## array_mult_top
module array_mult_top (
    input             clk,
    input      [15:0] a,
    input      [15:0] b,
    output reg [31:0] p
);
    reg  [15:0] a_q, b_q;
    wire [31:0] prod;
    array_multiplier u_mult (
        .in_A(a_q),
        .in_B(b_q),
        .prod_out(prod)
    );
    always @(posedge clk) begin
        a_q <= a;
        b_q <= b;
        p   <= prod;
    end
endmodule
Size: about 680 cells after synthesis, about 64 flip-flops, about 65 I/O pins, about 8200 um2 of cells after synthesis.
==> flow/config.mk <==
export PLATFORM = sky130hd
export DESIGN_NAME = array_mult_top
export DESIGN_NICKNAME = array_mult_top
export VERILOG_FILES = /design/flow/design.v
export SDC_FILE = /design/flow/constraint.sdc
export NUM_CORES = 4
export LEC_CHECK = 0
export CAP_MARGIN = 20
export CELL_PAD_IN_SITES_DETAIL_PLACEMENT = 1
export CORE_MARGIN = 4
export CORE_UTILIZATION = 30
export CTS_CLUSTER_DIAMETER = 399
export PLACE_DENSITY_LB_ADDON = 0.04
export SETUP_SLACK_MARGIN = 3.27
export SLEW_MARGIN = 25
export TNS_END_PERCENT = 90
==> flow/constraint.sdc <==
create_clock -name core_clock -period 15.5 [get_ports {clk}]
set_input_delay 3.1000 -clock core_clock [delete_from_list [all_inputs] [get_ports {clk}]]
set_output_delay 3.1000 -clock core_clock [all_outputs]
set_load 0.01 [all_outputs]
run.sh (not shown) runs the stock make flow with config.mk's settings and CLKGATE_MAP_FILE=.
The first run ran to the end with violations: negative setup slack.
Change:
==> flow/config.mk (replaced) <==
export PLATFORM = sky130hd
export DESIGN_NAME = array_mult_top
export DESIGN_NICKNAME = array_mult_top
export VERILOG_FILES = /design/flow/design.v
export SDC_FILE = /design/flow/constraint.sdc
export NUM_CORES = 4
export LEC_CHECK = 0
export CAP_MARGIN = 20
export CORE_MARGIN = 2
export CORE_UTILIZATION = 71
export PLACE_DENSITY_LB_ADDON = 0.01
export SLEW_MARGIN = 20
==> flow/constraint.sdc (replaced) <==
create_clock -name core_clock -period 16.1 [get_ports {clk}]
set_input_delay 3.2200 -clock core_clock [delete_from_list [all_inputs] [get_ports {clk}]]
set_output_delay 3.2200 -clock core_clock [all_outputs]
set_load 0.01 [all_outputs]
After rerunning: The new run finished but fails on negative setup slack. Via count grows by 2.7%. Cell count shrinks by 18%. Register-to-register slack is better by 0.47 ns. Routed wire length shrinks by 1.6%. Worst setup slack is better by 0.47 ns. Core utilization grows by 48 points. Critical path depth is unchanged. Non-clock buffer count shrinks by 2.
Change:
--- a/flow/config.mk
+++ b/flow/config.mk
@@ -6,7 +6,11 @@
 export NUM_CORES = 4
 export LEC_CHECK = 0
+export ABC_AREA = 1
 export CAP_MARGIN = 20
 export CORE_MARGIN = 2
-export CORE_UTILIZATION = 71
+export CORE_UTILIZATION = 72
+export CTS_CLUSTER_DIAMETER = 227
 export PLACE_DENSITY_LB_ADDON = 0.01
+export SETUP_SLACK_MARGIN = -0.57
 export SLEW_MARGIN = 20
+export TNS_END_PERCENT = 40
Outcome:
- The new run ran to the end with violations: negative setup slack
- final area goes up by 3.6%
- first-iteration DRC count increases by 63%
- final cell count grows by 26%
Change:
==> flow/config.mk (replaced) <==
export PLATFORM = sky130hd
export DESIGN_NAME = array_mult_top
export DESIGN_NICKNAME = array_mult_top
export VERILOG_FILES = /design/flow/design.v
export SDC_FILE = /design/flow/constraint.sdc
export NUM_CORES = 4
export LEC_CHECK = 0
export ABC_AREA = 0
export CAP_MARGIN = 20
export CORE_MARGIN = 2
export CORE_UTILIZATION = 72
export PLACE_DENSITY = 0.38
export SLEW_MARGIN = 20
export TNS_END_PERCENT = 20
==> flow/constraint.sdc (replaced) <==
create_clock -name core_clock -period 10.9 [get_ports {clk}]
set_input_delay 2.1800 -clock core_clock [delete_from_list [all_inputs] [get_ports {clk}]]
set_output_delay 2.1800 -clock core_clock [all_outputs]
set_load 0.01 [all_outputs]
Result: The changed run finished but failed the layout checks on negative setup slack; sequential cell count does not change; routed wire length shrinks by 5.2%; synthesized cell count shrinks by 27%.

* * *

## wip/xenon
Starting RTL as in the previous note.
Settings: LEC_CHECK=0, CAP_MARGIN=20, CELL_PAD_IN_SITES_DETAIL_PLACEMENT=2, CELL_PAD_IN_SITES_GLOBAL_PLACEMENT=3, CORE_ASPECT_RATIO=1.76, CORE_MARGIN=8, CORE_UTILIZATION=72, HOLD_SLACK_MARGIN=0.01, MAX_ROUTING_LAYER=met4, PLACE_DENSITY=0.42, SLEW_MARGIN=0, TNS_END_PERCENT=100; clock period 12.8 ns.
The log for wip/xenon ends in 3_1_place_gp_skip_io with error GPL-0301, so the run never completed.
#### Input delta (wip/harbor over wip/xenon)
- PLACE_DENSITY changed from 0.42 to 0.6
- CELL_PAD_IN_SITES_DETAIL_PLACEMENT removed (was 2)
- CORE_MARGIN changed from 8 to 2
- MAX_ROUTING_LAYER removed (was met4)
- TNS_END_PERCENT removed (was 100)
- HOLD_SLACK_MARGIN removed (was 0.01)
- SLEW_MARGIN changed from 0 to 20
- CELL_PAD_IN_SITES_GLOBAL_PLACEMENT removed (was 3)
- CORE_ASPECT_RATIO removed (was 1.76)
- ABC_AREA newly set to 1
- the clock period (ns, I/O delays scaled along) changed from 12.8 to 18.9
Findings:
In wip/harbor the implementation ran to completion but is not tape-out ready, as the final checks report negative setup slack. wip/harbor vs. wip/xenon: die size decreased about 13%, core region area increased about 8%, sequential element share of the synthesized area decreased 1.2 points, cell row count decreased about 22%, synthesis area per yosys increased 660 µm². Synthesized cell count (higher): wip/harbor. Synthesized area in wip/harbor is about 8% higher than in wip/xenon. Starting density of the core, wip/harbor and wip/xenon, higher one = wip/xenon.
> inputs changed (wip/harbor -> wip/nickel)
- changing CORE_UTILIZATION from 72 to 40
- removing ABC_AREA (formerly 1)
- changing the clock period (ns, I/O delays scaled along) from 18.9 to 20.0
==> comparison <==
What the final checks of wip/harbor revealed, after a flow that finished every stage, was a layout that fails on negative setup slack.
The final layout from wip/nickel, which completed every stage, passed the timing, DRC and antenna checks at the end of the flow.
wip/nickel vs wip/harbor — number of standard cells reported by yosys dropped by more than a quarter
Final standard cell utilization of the core down 35 points in wip/nickel wrt wip/harbor
wip/harbor has lower adder and majority gate portion of the synthesized area than wip/nickel.
Post-layout instance count excluding filler cells in wip/nickel is about 10% below wip/harbor.

* * *

Starting RTL as in the previous note.
Settings: LEC_CHECK=0, CAP_MARGIN=20, CORE_MARGIN=2, CORE_UTILIZATION=71, CTS_CLUSTER_DIAMETER=193, CTS_CLUSTER_SIZE=32, PLACE_DENSITY_LB_ADDON=0.28, SETUP_SLACK_MARGIN=2.31, SLEW_MARGIN=20; clock period 16.1 ns.
The starting point finished with setup timing left.
Change:
Settings changed: ABC_AREA set to 1, CORE_UTILIZATION 71 to 72, CTS_CLUSTER_DIAMETER 193 to 364, CTS_CLUSTER_SIZE 32 to unset, PLACE_DENSITY_LB_ADDON 0.28 to 0.01, SETUP_SLACK_MARGIN 2.31 to -0.82, TNS_END_PERCENT set to 40.
Effect: The new run produced a layout that fails on setup timing. Design area went up by a few percent. Final cell count went up by a quarter to a third. Synthesized cell count went up by well over a third. Worst setup slack improved by 0.24 ns. Count of clock-buffer cells in the layout does not change. Maximum frequency went up slightly.
Change:
Settings changed: ABC_AREA 1 to unset, CORE_UTILIZATION 72 to 71, CTS_CLUSTER_DIAMETER 364 to unset, CTS_CLUSTER_SIZE set to 32, PLACE_DENSITY_LB_ADDON 0.01 to unset, SETUP_SLACK_MARGIN -0.82 to unset, TNS_END_PERCENT 40 to unset.
Result:
- The changed run finished with setup timing left
- final cell count goes down by 21%
- setup slack gets worse by 0.12 ns
- die size goes down by about 6%
- clock-buffer cell count goes down by 1
- clock skew goes up by 0.0044 ns
- synthesized area goes down by 7.5%
- flip-flop count does not change
Change:
Settings changed: CORE_UTILIZATION 71 to 58, CTS_CLUSTER_SIZE 32 to unset.
Clock period 16.1 ns to 11.0 ns, I/O delays scaled along.
Result: The new run finished with setup timing left. Final cell count went up by about 5.6%. Final area went up by 1.0%. Clock-buffer cell count went up by 1. Maximum frequency went up by about 0.9%. Setup slack is worse by 4.9 ns. First-iteration DRC count went down by about 56%. Non-clock buffer count went up by 13. Sequential cell count is unchanged. Die size went up by 22%.
Change:
Settings changed: CORE_UTILIZATION 58 to 59, SETUP_SLACK_MARGIN set to 2.76.
Clock period 11.0 ns to 13.6 ns, I/O delays scaled along.
The changed run produced a layout that fails on setup timing.
First-iteration DRC count is lower by about 10%.
Utilization is higher by 2.6 points.
Design area is about the same.
Clock-buffer cell count does not change.
Wire length is higher by 2.1%.
Via count is lower by 0.35%.
Die size is lower by about 1.6%.
Change:
Settings changed: CORE_UTILIZATION 59 to 68, PLACE_DENSITY set to 0.6, SETUP_SLACK_MARGIN 2.76 to 2.75, TNS_END_PERCENT set to 5.
Clock period 13.6 ns to 20.0 ns, I/O delays scaled along.
The new run finished with timing, DRC and antenna clean; cell area falls by about 4%; cell count falls by about 5.6%; worst hold slack improves by 0.11 ns; via count falls by about 0.44%; core utilization grows by 8.1 points; setup slack gets better by 6.1 ns; count of clock-buffer cells in the layout stays the same; routed wire length goes up by 2.0%; register-to-register slack improves by 6.1 ns; non-clock buffer count fell by 19.

* * *

array_mult_top again, from the RTL that the note above started with.
make LEC_CHECK=0 CAP_MARGIN=20 CORE_MARGIN=9 CORE_UTILIZATION=17 CTS_CLUSTER_DIAMETER=96 CTS_CLUSTER_SIZE=40 GPL_ROUTABILITY_DRIVEN=1 GPL_TIMING_DRIVEN=0 MIN_ROUTING_LAYER=met2 PLACE_DENSITY=0.91 SETUP_SLACK_MARGIN=1.17 SLEW_MARGIN=25 TNS_END_PERCENT=75 finish   # period 12.0 ns
The first run finished but failed the layout checks on negative setup slack.
Rerun with:
==> flow/config.mk (replaced) <==
export PLATFORM = sky130hd
export DESIGN_NAME = array_mult_top
export DESIGN_NICKNAME = array_mult_top
export VERILOG_FILES = /design/flow/design.v
export SDC_FILE = /design/flow/constraint.sdc
export NUM_CORES = 4
export LEC_CHECK = 0
export CAP_MARGIN = 20
export CORE_MARGIN = 2
export CORE_UTILIZATION = 40
export PLACE_DENSITY = 0.6
export SLEW_MARGIN = 20
==> flow/constraint.sdc (replaced) <==
create_clock -name core_clock -period 19.6 [get_ports {clk}]
set_input_delay 3.9200 -clock core_clock [delete_from_list [all_inputs] [get_ports {clk}]]
set_output_delay 3.9200 -clock core_clock [all_outputs]
set_load 0.01 [all_outputs]
Outcome: With this change the flow finished with timing, DRC and antenna clean. Die size came out lower by 62%. First-iteration DRC count came out lower by 95%. Area after synthesis stays the same. Hold slack gets worse by 190 ps. Register-to-register slack gets better by 7400 ps. Via count came out lower by 30%. Count of clock-buffer cells in the layout came out higher by 2. Flip-flop count does not change.
Rerun with:
--- a/flow/config.mk
+++ b/flow/config.mk
@@ -8,0 +9,2 @@
+export CELL_PAD_IN_SITES_DETAIL_PLACEMENT = 2
+export CORE_ASPECT_RATIO = 1.92
@@ -11 +12,0 @@
-export PLACE_DENSITY = 0.6
==> flow/constraint.sdc (replaced) <==
create_clock -name core_clock -period 20.0 [get_ports {clk}]
set_input_delay 4.0000 -clock core_clock [delete_from_list [all_inputs] [get_ports {clk}]]
set_output_delay 4.0000 -clock core_clock [all_outputs]
set_load 0.01 [all_outputs]
The new run completed without violations.
Die area hardly moves.
First-iteration DRC count went up by 41%.
Via count rose by 8.1%.
Core utilization decreases by 0.16 points.
Hold slack is better by 10 ps.

* * *

## run A
Starting RTL as in the previous note.
clock: 9.2 ns
lec_check: 0
cap_margin: 5
core_margin: 2
core_utilization: 70
cts_cluster_diameter: 380
cts_cluster_size: 15
setup_slack_margin: 2.36
slew_margin: 20
tns_end_percent: 5
Run A finished every stage; the final checks, however, were not passed, the failures being setup timing.
> inputs changed (run A -> run B)
--- a/flow/config.mk
+++ b/flow/config.mk
@@ -7,9 +7,7 @@
 export LEC_CHECK = 0
-export CAP_MARGIN = 5
+export CAP_MARGIN = 10
 export CORE_MARGIN = 2
 export CORE_UTILIZATION = 70
-export CTS_CLUSTER_DIAMETER = 380
 export CTS_CLUSTER_SIZE = 15
-export SETUP_SLACK_MARGIN = 2.36
+export SETUP_SLACK_MARGIN = -0.84
 export SLEW_MARGIN = 20
-export TNS_END_PERCENT = 5
==> results <==
- Taking run B over run A, the routed wire length ratio works out to 1.07.
- Per the comparison of run B with run A, signal arrival time at the worst endpoint lost 0.37 ns; count of vias placed by the detailed router picked up an extra about 1.7%.
- Run B had finished all stages when the layout checks came back failing, citing setup timing.
- As of run B, wire length on met1 had risen by a few percent compared to run A.
Inputs modified between run B and run C:
--- a/flow/config.mk
+++ b/flow/config.mk
@@ -7,7 +7,6 @@
 export LEC_CHECK = 0
-export CAP_MARGIN = 10
+export CAP_MARGIN = 20
 export CORE_MARGIN = 2
-export CORE_UTILIZATION = 70
-export CTS_CLUSTER_SIZE = 15
-export SETUP_SLACK_MARGIN = -0.84
+export CORE_UTILIZATION = 40
+export PLACE_DENSITY = 0.6
 export SLEW_MARGIN = 20
==> flow/constraint.sdc <==
create_clock -name core_clock -period 20.4 [get_ports {clk}]
set_input_delay 4.0800 -clock core_clock [delete_from_list [all_inputs] [get_ports {clk}]]
set_output_delay 4.0800 -clock core_clock [all_outputs]
set_load 0.01 [all_outputs]
## What came out
Both conditions hold for run C: the flow ran to the end and the final layout passed the timing, DRC and antenna checks. On final design utilization: between run C and run B, it ends up lower for run C. Time the final worst path needs with I/O delays and setup was higher in run C than in run B. Measured against each other, run C and run B differ in overall fraction of global-route tracks in use, the lower figure coming from run C. Per the comparison of run C with run B, average cell area after synthesis barely changed. Relative to run B, arrival time of data at the critical path endpoint increased by 0.84 ns in run C. Measured against each other, run C and run B differ in setup slack, the higher figure coming from run C.
Modified inputs, run D compared to run C
--- a/flow/config.mk
+++ b/flow/config.mk
@@ -7,5 +7,6 @@
 export LEC_CHECK = 0
+export ABC_AREA = 1
 export CAP_MARGIN = 20
 export CORE_MARGIN = 2
-export CORE_UTILIZATION = 40
+export CORE_UTILIZATION = 68
 export PLACE_DENSITY = 0.6
==> flow/constraint.sdc <==
create_clock -name core_clock -period 24.6 [get_ports {clk}]
set_input_delay 4.9200 -clock core_clock [delete_from_list [all_inputs] [get_ports {clk}]]
set_output_delay 4.9200 -clock core_clock [all_outputs]
set_load 0.01 [all_outputs]
Notes after the runs:
Going from run C to run D, area of the core lower, area fraction in full adders, half adders and majority gates went down 4.3 points, number of vias per cell saw an increase, final period demand of the worst path rose 0.52 ns. Looking at run D and run C, the final area is a wash. Run D ends up with lower depth of the worst register-to-register path than run C does. Critical path data required time in run D is 4.19 ns higher than in run C. Die: run D smaller than run C. Count of cell types in the netlist: run D and run C compared, lower one is run D.
[inputs] run E vs run D
--- a/flow/config.mk
+++ b/flow/config.mk
@@ -11,3 +11,5 @@
 export CORE_UTILIZATION = 68
-export PLACE_DENSITY = 0.6
+export CTS_CLUSTER_DIAMETER = 115
+export CTS_CLUSTER_SIZE = 50
+export PLACE_DENSITY_LB_ADDON = 0.07
 export SLEW_MARGIN = 20
==> flow/constraint.sdc <==
create_clock -name core_clock -period 11.0 [get_ports {clk}]
set_input_delay 2.2000 -clock core_clock [delete_from_list [all_inputs] [get_ports {clk}]]
set_output_delay 2.2000 -clock core_clock [all_outputs]
set_load 0.01 [all_outputs]
[summary]
The layout from run E, despite a flow that completed every stage, fails the layout checks, with the failing checks listed as setup timing.
Run D vs run E, slowest cell on the critical path: sky130_fd_sc_hd__dfxtp_1 vs sky130_fd_sc_hd__fa_2
Diff run D -> run E: number of global-route vias before repair now sits higher; number of maximum-capacitance violations now sits at about the same level.
